// vedic_mult8_reg
module vedic_mult8_reg (
  input  wire        clk,
  input  wire [7:0]  a,
  input  wire [7:0]  b,
  output reg  [15:0] p
);
clock: 5.01 ns
lec_check: 0
abc_area: 1
cap_margin: 20
core_margin: 2
core_utilization: 72
cts_cluster_diameter: 371
cts_cluster_size: 98
place_density: 0.39
setup_slack_margin: 1.1
slew_margin: 20
tns_end_percent: 10
run.sh (not shown) runs the stock make flow with config.mk's settings and CLKGATE_MAP_FILE=.
Edit:
- ABC_AREA: 1 -> unset
- CORE_UTILIZATION: 72 -> 40
- CTS_CLUSTER_DIAMETER: 371 -> unset
- CTS_CLUSTER_SIZE: 98 -> unset
- PLACE_DENSITY: 0.39 -> unset
- SETUP_SLACK_MARGIN: 1.1 -> unset
- TNS_END_PERCENT: 10 -> unset
- clock period: 5.01 -> 5.1 ns (I/O delays scaled with it)
=>
- The changed run passed the timing, design-rule and antenna checks
- global-route usage fell by 19 points
- final area falls by 1.4%
- first-iteration DRC count goes down by 83%
- clock-buffer cell count is unchanged
- combinational power is about the same
- wire length goes down by 33%
- via count shrinks by 25%
Edit:
- ABC_AREA: unset -> 1
- GPL_ROUTABILITY_DRIVEN: unset -> 0
- GPL_TIMING_DRIVEN: unset -> 0
=> Flip-flop count is unchanged. Combinational power drops by about 20%. Total power fell by 11%.
Edit:
- ABC_AREA: 1 -> 0
- CORE_MARGIN: 2 -> 9
- CTS_CLUSTER_DIAMETER: unset -> 347
- GPL_TIMING_DRIVEN: 0 -> 1
- HOLD_SLACK_MARGIN: unset -> -0.03
- MIN_ROUTING_LAYER: unset -> met2
=>
- design area climbs slightly
- combinational power climbs by about a fifth
- area after synthesis goes down by a few percent
- first-iteration DRC count goes up to 6.2 times its value
- count of clock-buffer cells in the layout grows by 1
- routed wire length grows by roughly a tenth
- die area is higher by a quarter to a third
Edit:
- ABC_AREA: 0 -> unset
- CORE_MARGIN: 9 -> 2
- CTS_CLUSTER_DIAMETER: 347 -> unset
- GPL_ROUTABILITY_DRIVEN: 0 -> unset
- GPL_TIMING_DRIVEN: 1 -> unset
- HOLD_SLACK_MARGIN: -0.03 -> unset
- MAX_ROUTING_LAYER: unset -> met4
- TNS_END_PERCENT: unset -> 45
- clock period: 5.1 -> 4.99 ns (I/O delays scaled with it)
The changed run finished with timing, DRC and antenna clean.
Worst setup slack loses 0.024 ns.
Final area is higher by about 2%.
Maximum frequency goes up by 1.8%.
Edit:
- CORE_UTILIZATION: 40 -> 21
- MAX_ROUTING_LAYER: met4 -> unset
- MIN_ROUTING_LAYER: met2 -> unset
- TNS_END_PERCENT: 45 -> unset
- clock period: 4.99 -> 4.95 ns (I/O delays scaled with it)
The new run completed and failed the layout checks on negative setup slack.
Clock skew hardly moves.
Setup slack loses 0.14 ns.
Global-route usage fell by 16 points.
Die area increases by about 90%.
Wire length grows by about 9%.

========
Starting RTL as in the previous note.
==> flow/config.mk <==
export PLATFORM = sky130hd
export DESIGN_NAME = vedic_mult8_reg
export DESIGN_NICKNAME = vedic_mult8_reg
export VERILOG_FILES = /design/flow/design.v
export SDC_FILE = /design/flow/constraint.sdc
export NUM_CORES = 4
export LEC_CHECK = 0
export ABC_AREA = 1
export CAP_MARGIN = 40
export CORE_MARGIN = 2
export CORE_UTILIZATION = 72
export CTS_CLUSTER_DIAMETER = 374
export CTS_CLUSTER_SIZE = 99
export PLACE_DENSITY = 0.38
export SETUP_SLACK_MARGIN = 0.23
export SLEW_MARGIN = 20
export TNS_END_PERCENT = 15
==> flow/constraint.sdc <==
create_clock -name core_clock -period 3.11 [get_ports {clk}]
set_input_delay 0.6220 -clock core_clock [delete_from_list [all_inputs] [get_ports {clk}]]
set_output_delay 0.6220 -clock core_clock [all_outputs]
set_load 0.01 [all_outputs]
The baseline aborted during global routing (5_1_grt).
Then changed:
- CORE_ASPECT_RATIO: default -> 0.5
- HOLD_SLACK_MARGIN: default -> -0.08
- SLEW_MARGIN: 20 -> 35
- clock period: 3.11 -> 2.9 ns (I/O delays scaled with it)
Outcome: The changed run failed in clock tree synthesis (4_1_cts); synthesized area stays the same; die area came out higher slightly; synthesized cell count does not change.
Then changed:
- ABC_AREA: 1 -> default
- CORE_ASPECT_RATIO: 0.5 -> default
- CTS_CLUSTER_DIAMETER: 374 -> 97
- CTS_CLUSTER_SIZE: 99 -> default
- HOLD_SLACK_MARGIN: -0.08 -> default
- PLACE_DENSITY: 0.38 -> default
- SETUP_SLACK_MARGIN: 0.23 -> -0.31
- SLEW_MARGIN: 35 -> 20
- TNS_END_PERCENT: 15 -> default
- clock period: 2.9 -> 4.66 ns (I/O delays scaled with it)
=> With this change the flow never finished: it broke off in global routing (5_1_grt) with GRT-0232. Area after synthesis drops by 5.5%. Die area drops by 5.8%. Synthesized cell count drops by 24%.

========
build 49:
vedic_mult8_reg again, from the RTL that the note above started with.
make LEC_CHECK=0 CAP_MARGIN=35 CORE_MARGIN=2 CORE_UTILIZATION=17 CTS_CLUSTER_DIAMETER=278 GPL_ROUTABILITY_DRIVEN=1 GPL_TIMING_DRIVEN=0 HOLD_SLACK_MARGIN=0.04 SETUP_SLACK_MARGIN=-0.11 SLEW_MARGIN=20 finish   # period 3.42 ns
Build 49 finished every stage; the final checks, however, were not passed, the failures being negative setup slack.
Inputs modified between build 49 and build 41:
Settings: a deleted GPL_TIMING_DRIVEN that had been 0; a deleted HOLD_SLACK_MARGIN that had been 0.04; a change of CAP_MARGIN from 35 to 20; a deleted SETUP_SLACK_MARGIN that had been -0.11; a deleted CTS_CLUSTER_DIAMETER that had been 278; a deleted GPL_ROUTABILITY_DRIVEN that had been 1; a change of CORE_UTILIZATION from 17 to 40; a change of the clock period (ns, I/O delays scaled along) from 3.42 to 4.95.
Notes after the runs:
Build 41 vs build 49: detailed-routed wire length on met3 down
Compared to build 49, build 41 shows a wider setup margin.
Build 49 → build 41: logic depth of the worst path, buffers included rose by about 10%; number of sinks on the clock net stayed essentially flat; weighted congestion at the end of routability-driven global placement rose by 0.075.
Status build 49: flow complete, layout not clean - negative setup slack
Build 41 ran to completion and came out clean on the timing, design-rule and antenna checks.
Inputs modified between build 41 and build 89:
Settings: CORE_UTILIZATION: 40 -> 72; CTS_CLUSTER_SIZE: unset -> 15; CAP_MARGIN: 20 -> 10; the clock period (ns, I/O delays scaled along): 4.95 -> 2.54.
### Flow results
Going from build 41 to build 89, the die area was found to have gone down by about 43%. Build 89 terminated abnormally: detailed placement reported DPL-0033. Site row count, build 41 and build 89: lower on build 89. Yosys stat chip area of build 89 is on par with build 41. Lower final RePlAce weighted congestion was reported by build 41, not build 89. Comparing build 89 against build 41, there is no change at all in synthesized cell count. In the metrics for build 41 and build 89, the one carrying the higher floorplan core area is build 41.
For build 42, these inputs were changed with respect to build 89:
Settings: a change of CAP_MARGIN from 10 to 5; a change of the clock period (ns, I/O delays scaled along) from 2.54 to 2.87.
## What came out
- Re number of nets produced by synthesis: no difference whatsoever between build 89 and build 42.
- Re area of the synthesized netlist per yosys stat: no difference whatsoever between build 42 and build 89.
- Re area after synthesis: no difference whatsoever between build 42 and build 89.
- Reported for build 89 and build 42, synthesized cell count turned out identical to the last digit.
- Build 42 did not make it past detailed placement, where a tool error ended it.
- Re die area: no difference whatsoever between build 89 and build 42.
- Going from build 89 to build 42, global placement routability congestion grew by a few percent.
- Per the comparison of build 42 with build 89, post-synthesis share of cell area spent on and, or, nand and nor gates ~0 delta; average cell area after synthesis ~0 delta.

========
run Z:
Starting RTL as in the previous note.
==> flow/design.v (excerpt) <==
module vedic_mult8_reg (
  input  wire        clk,
  input  wire [7:0]  a,
  input  wire [7:0]  b,
  output reg  [15:0] p
);
==> flow/config.mk <==
export PLATFORM = sky130hd
export DESIGN_NAME = vedic_mult8_reg
export DESIGN_NICKNAME = vedic_mult8_reg
export VERILOG_FILES = /design/flow/design.v
export SDC_FILE = /design/flow/constraint.sdc
export NUM_CORES = 4
export LEC_CHECK = 0
export CAP_MARGIN = 0
export CORE_MARGIN = 2
export CORE_UTILIZATION = 72
export CTS_CLUSTER_DIAMETER = 95
export SETUP_SLACK_MARGIN = -0.31
export SLEW_MARGIN = 20
==> flow/constraint.sdc <==
create_clock -name core_clock -period 4.66 [get_ports {clk}]
set_input_delay 0.9320 -clock core_clock [delete_from_list [all_inputs] [get_ports {clk}]]
set_output_delay 0.9320 -clock core_clock [all_outputs]
set_load 0.01 [all_outputs]
Flow for run Z halted at 5_1_grt, error code GRT-0232.
Changes in run B relative to run Z:
# run Z
export LEC_CHECK = 0
export CAP_MARGIN = 0
export CORE_MARGIN = 2
export CORE_UTILIZATION = 72
export CTS_CLUSTER_DIAMETER = 95
export SETUP_SLACK_MARGIN = -0.31
export SLEW_MARGIN = 20
create_clock -name core_clock -period 4.66 [get_ports {clk}]
# run B
export LEC_CHECK = 0
export CAP_MARGIN = 20
export CORE_MARGIN = 2
export CORE_UTILIZATION = 57
export SETUP_SLACK_MARGIN = 0.9
export SLEW_MARGIN = 20
create_clock -name core_clock -period 3.41 [get_ports {clk}]
Notes after the runs:
- Status run B: flow complete, layout not clean - negative setup slack
- Instance area after placement: higher on run B
- The run showing the smaller worst setup slack after placement is run B.
- Number of gates given a new drive strength after cts | run B below run Z
- The run showing the greater placement row count is run B.
- Measured against run Z, the total placed cells including tap cells of run B comes out at 1.07 times the reference value.
- Run B: HPWL after detailed placement is 3.3% lower than what run Z reported.
- Synthesized cell count: run Z vs run B identical
- Number of buffers created by CTS came out exactly the same in run B and run Z.
- Relative to run Z, run B degrades floorplan die area.

========
The RTL this note starts from:
==> flow/design.v <==
module vedic_mult8_reg (
  input  wire        clk,
  input  wire [7:0]  a,
  input  wire [7:0]  b,
  output reg  [15:0] p
);
  reg  [7:0]  a_q, b_q;
  wire [15:0] prod;
  bit_8_vedic u_mult (.in1(a_q), .in2(b_q), .out(prod));
  always @(posedge clk) begin
    a_q <= a;
    b_q <= b;
    p   <= prod;
  end
endmodule

`timescale 1ns / 1ps
module bit_2_vedic(in1,in2,out);
input [1:0] in1,in2;
output [3:0] out;
wire pp1,pp2,pp3,pp4;
assign pp1=in1[0]&in2[0];
assign pp2=in1[1]&in2[0];
assign pp3=in1[0]&in2[1];
assign pp4=in1[1]&in2[1];
assign out=pp1+{pp2,1'b0}+{pp3,1'b0}+{pp4,2'b00};
endmodule
`timescale 1ns / 1ps
module bit_4_vedic(in1,in2,out);
input [3:0] in1,in2;
output [7:0] out;
wire [3:0] pp1,pp2,pp3,pp4;
bit_2_vedic b1(in1[1:0],in2[1:0],pp1);
bit_2_vedic b2(in1[1:0],in2[3:2],pp2);
bit_2_vedic b3(in1[3:2],in2[1:0],pp3);
bit_2_vedic b4(in1[3:2],in2[3:2],pp4);
assign out=pp1+{pp2,2'b00}+{pp3,2'b00}+{pp4,4'b0000};
endmodule
`timescale 1ns / 1ps
module bit_8_vedic(in1,in2,out);
input [7:0] in1,in2;
output [15:0] out;
wire [7:0] pp1,pp2,pp3,pp4;
bit_4_vedic a1(in1[3:0],in2[3:0],pp1);
bit_4_vedic a2(in1[3:0],in2[7:4],pp2);
bit_4_vedic a3(in1[7:4],in2[3:0],pp3);
bit_4_vedic a4(in1[7:4],in2[7:4],pp4);
assign out=pp1+{pp2,4'b0000}+{pp3,4'b0000}+{pp4,8'b00000000};
endmodule
Settings: LEC_CHECK=0, ABC_AREA=1, CAP_MARGIN=20, CELL_PAD_IN_SITES_GLOBAL_PLACEMENT=3, CORE_ASPECT_RATIO=0.5, CORE_MARGIN=2, CORE_UTILIZATION=40, CTS_CLUSTER_DIAMETER=310, CTS_CLUSTER_SIZE=87, HOLD_SLACK_MARGIN=0.3, PLACE_DENSITY_LB_ADDON=0.01, SETUP_SLACK_MARGIN=-0.26, SLEW_MARGIN=20, TNS_END_PERCENT=5; clock period 5.1 ns.
The baseline ran to the end with no violations.
Rerun with:
Settings changed: CELL_PAD_IN_SITES_GLOBAL_PLACEMENT 3 to 2, HOLD_SLACK_MARGIN 0.3 to default, SETUP_SLACK_MARGIN -0.26 to default.
What happened:
- The changed run went through all stages and came out clean
- sequential power stays flat
- via count is higher by 0.68%
- clock power is lower by about 1%
- combinational power is higher by 14%
- die size stays the same
- global-route usage is higher by 0.65 points
- sequential share of layout area is lower by 0.27 points
- setup slack is better by 0.19 ns
- cell count is higher by 0.33%
- fmax is higher by 4.1%
- routed wire length is higher by 3.9%
Rerun with:
Settings changed: CELL_PAD_IN_SITES_GLOBAL_PLACEMENT 2 to default, PLACE_DENSITY from default to 0.37, PLACE_DENSITY_LB_ADDON 0.01 to default.
=> Core utilization barely changes; setup slack gains 0.012 ns; global-route usage came out lower by 1.2 points; clock skew stays flat; clock-buffer cell count came out higher by 1; hold slack loses 0.12 ns; die size stays the same; first-iteration DRC count came out higher by 21%; cell count stays the same; fmax is about the same.

========
// vedic_mult8_reg: RTL as listed in full above, without the edits since
Settings: LEC_CHECK=0, ABC_AREA=0, CAP_MARGIN=35, CORE_MARGIN=7, CORE_UTILIZATION=53, CTS_CLUSTER_DIAMETER=331, CTS_CLUSTER_SIZE=100, GPL_ROUTABILITY_DRIVEN=1, GPL_TIMING_DRIVEN=1, SLEW_MARGIN=20, TNS_END_PERCENT=35; clock period 3.42 ns.
The first run finished with negative setup slack left.
Edit:
==> flow/config.mk (replaced) <==
export PLATFORM = sky130hd
export DESIGN_NAME = vedic_mult8_reg
export DESIGN_NICKNAME = vedic_mult8_reg
export VERILOG_FILES = /design/flow/design.v
export SDC_FILE = /design/flow/constraint.sdc
export NUM_CORES = 4
export LEC_CHECK = 0
export CAP_MARGIN = 35
export CORE_MARGIN = 2
export CORE_UTILIZATION = 68
export CTS_CLUSTER_DIAMETER = 85
export GPL_ROUTABILITY_DRIVEN = 1
export GPL_TIMING_DRIVEN = 1
export HOLD_SLACK_MARGIN = -0.06
export SETUP_SLACK_MARGIN = -0.09
export SLEW_MARGIN = 20
==> flow/constraint.sdc (replaced) <==
create_clock -name core_clock -period 4.68 [get_ports {clk}]
set_input_delay 0.9360 -clock core_clock [delete_from_list [all_inputs] [get_ports {clk}]]
set_output_delay 0.9360 -clock core_clock [all_outputs]
set_load 0.01 [all_outputs]
Result: The new run finished but failed the layout checks on negative setup slack; final cell count came out lower by a few percent; routed wire length went up by well over a third; combinational power decreases by roughly a tenth; clock power went down by well over a third; worst hold slack gets better by 120 ps; cell area climbs slightly; synthesized area does not change; critical path depth is higher by 1.
Edit:
--- a/flow/config.mk
+++ b/flow/config.mk
@@ -6,11 +6,14 @@
 export NUM_CORES = 4
 export LEC_CHECK = 0
+export ABC_AREA = 1
 export CAP_MARGIN = 35
 export CORE_MARGIN = 2
-export CORE_UTILIZATION = 68
-export CTS_CLUSTER_DIAMETER = 85
+export CORE_UTILIZATION = 72
+export CTS_CLUSTER_DIAMETER = 217
+export CTS_CLUSTER_SIZE = 76
 export GPL_ROUTABILITY_DRIVEN = 1
 export GPL_TIMING_DRIVEN = 1
-export HOLD_SLACK_MARGIN = -0.06
+export HOLD_SLACK_MARGIN = 0.04
+export PLACE_DENSITY = 0.43
 export SETUP_SLACK_MARGIN = -0.09
 export SLEW_MARGIN = 20
==> flow/constraint.sdc (replaced) <==
create_clock -name core_clock -period 1.97 [get_ports {clk}]
set_input_delay 0.3940 -clock core_clock [delete_from_list [all_inputs] [get_ports {clk}]]
set_output_delay 0.3940 -clock core_clock [all_outputs]
set_load 0.01 [all_outputs]
- This time the run ended with an error in clock tree synthesis (4_1_cts)
- die size stays flat
- synthesized area increases by 5.9%
- synthesized cell count is higher by 31%
Edit:
==> flow/config.mk (replaced) <==
export PLATFORM = sky130hd
export DESIGN_NAME = vedic_mult8_reg
export DESIGN_NICKNAME = vedic_mult8_reg
export VERILOG_FILES = /design/flow/design.v
export SDC_FILE = /design/flow/constraint.sdc
export NUM_CORES = 4
export LEC_CHECK = 0
export CAP_MARGIN = 20
export CORE_MARGIN = 2
export CORE_UTILIZATION = 65
export SLEW_MARGIN = 20
==> flow/constraint.sdc (replaced) <==
create_clock -name core_clock -period 2.54 [get_ports {clk}]
set_input_delay 0.5080 -clock core_clock [delete_from_list [all_inputs] [get_ports {clk}]]
set_output_delay 0.5080 -clock core_clock [all_outputs]
set_load 0.01 [all_outputs]
Outcome: The new run never finished: it broke off in global routing (5_1_grt) with GRT-0232. Area after synthesis came out lower by 5.5%. Synthesized cell count came out lower by 24%. Die area came out higher by 4.4%.
Power and IR drop assume default switching activity.
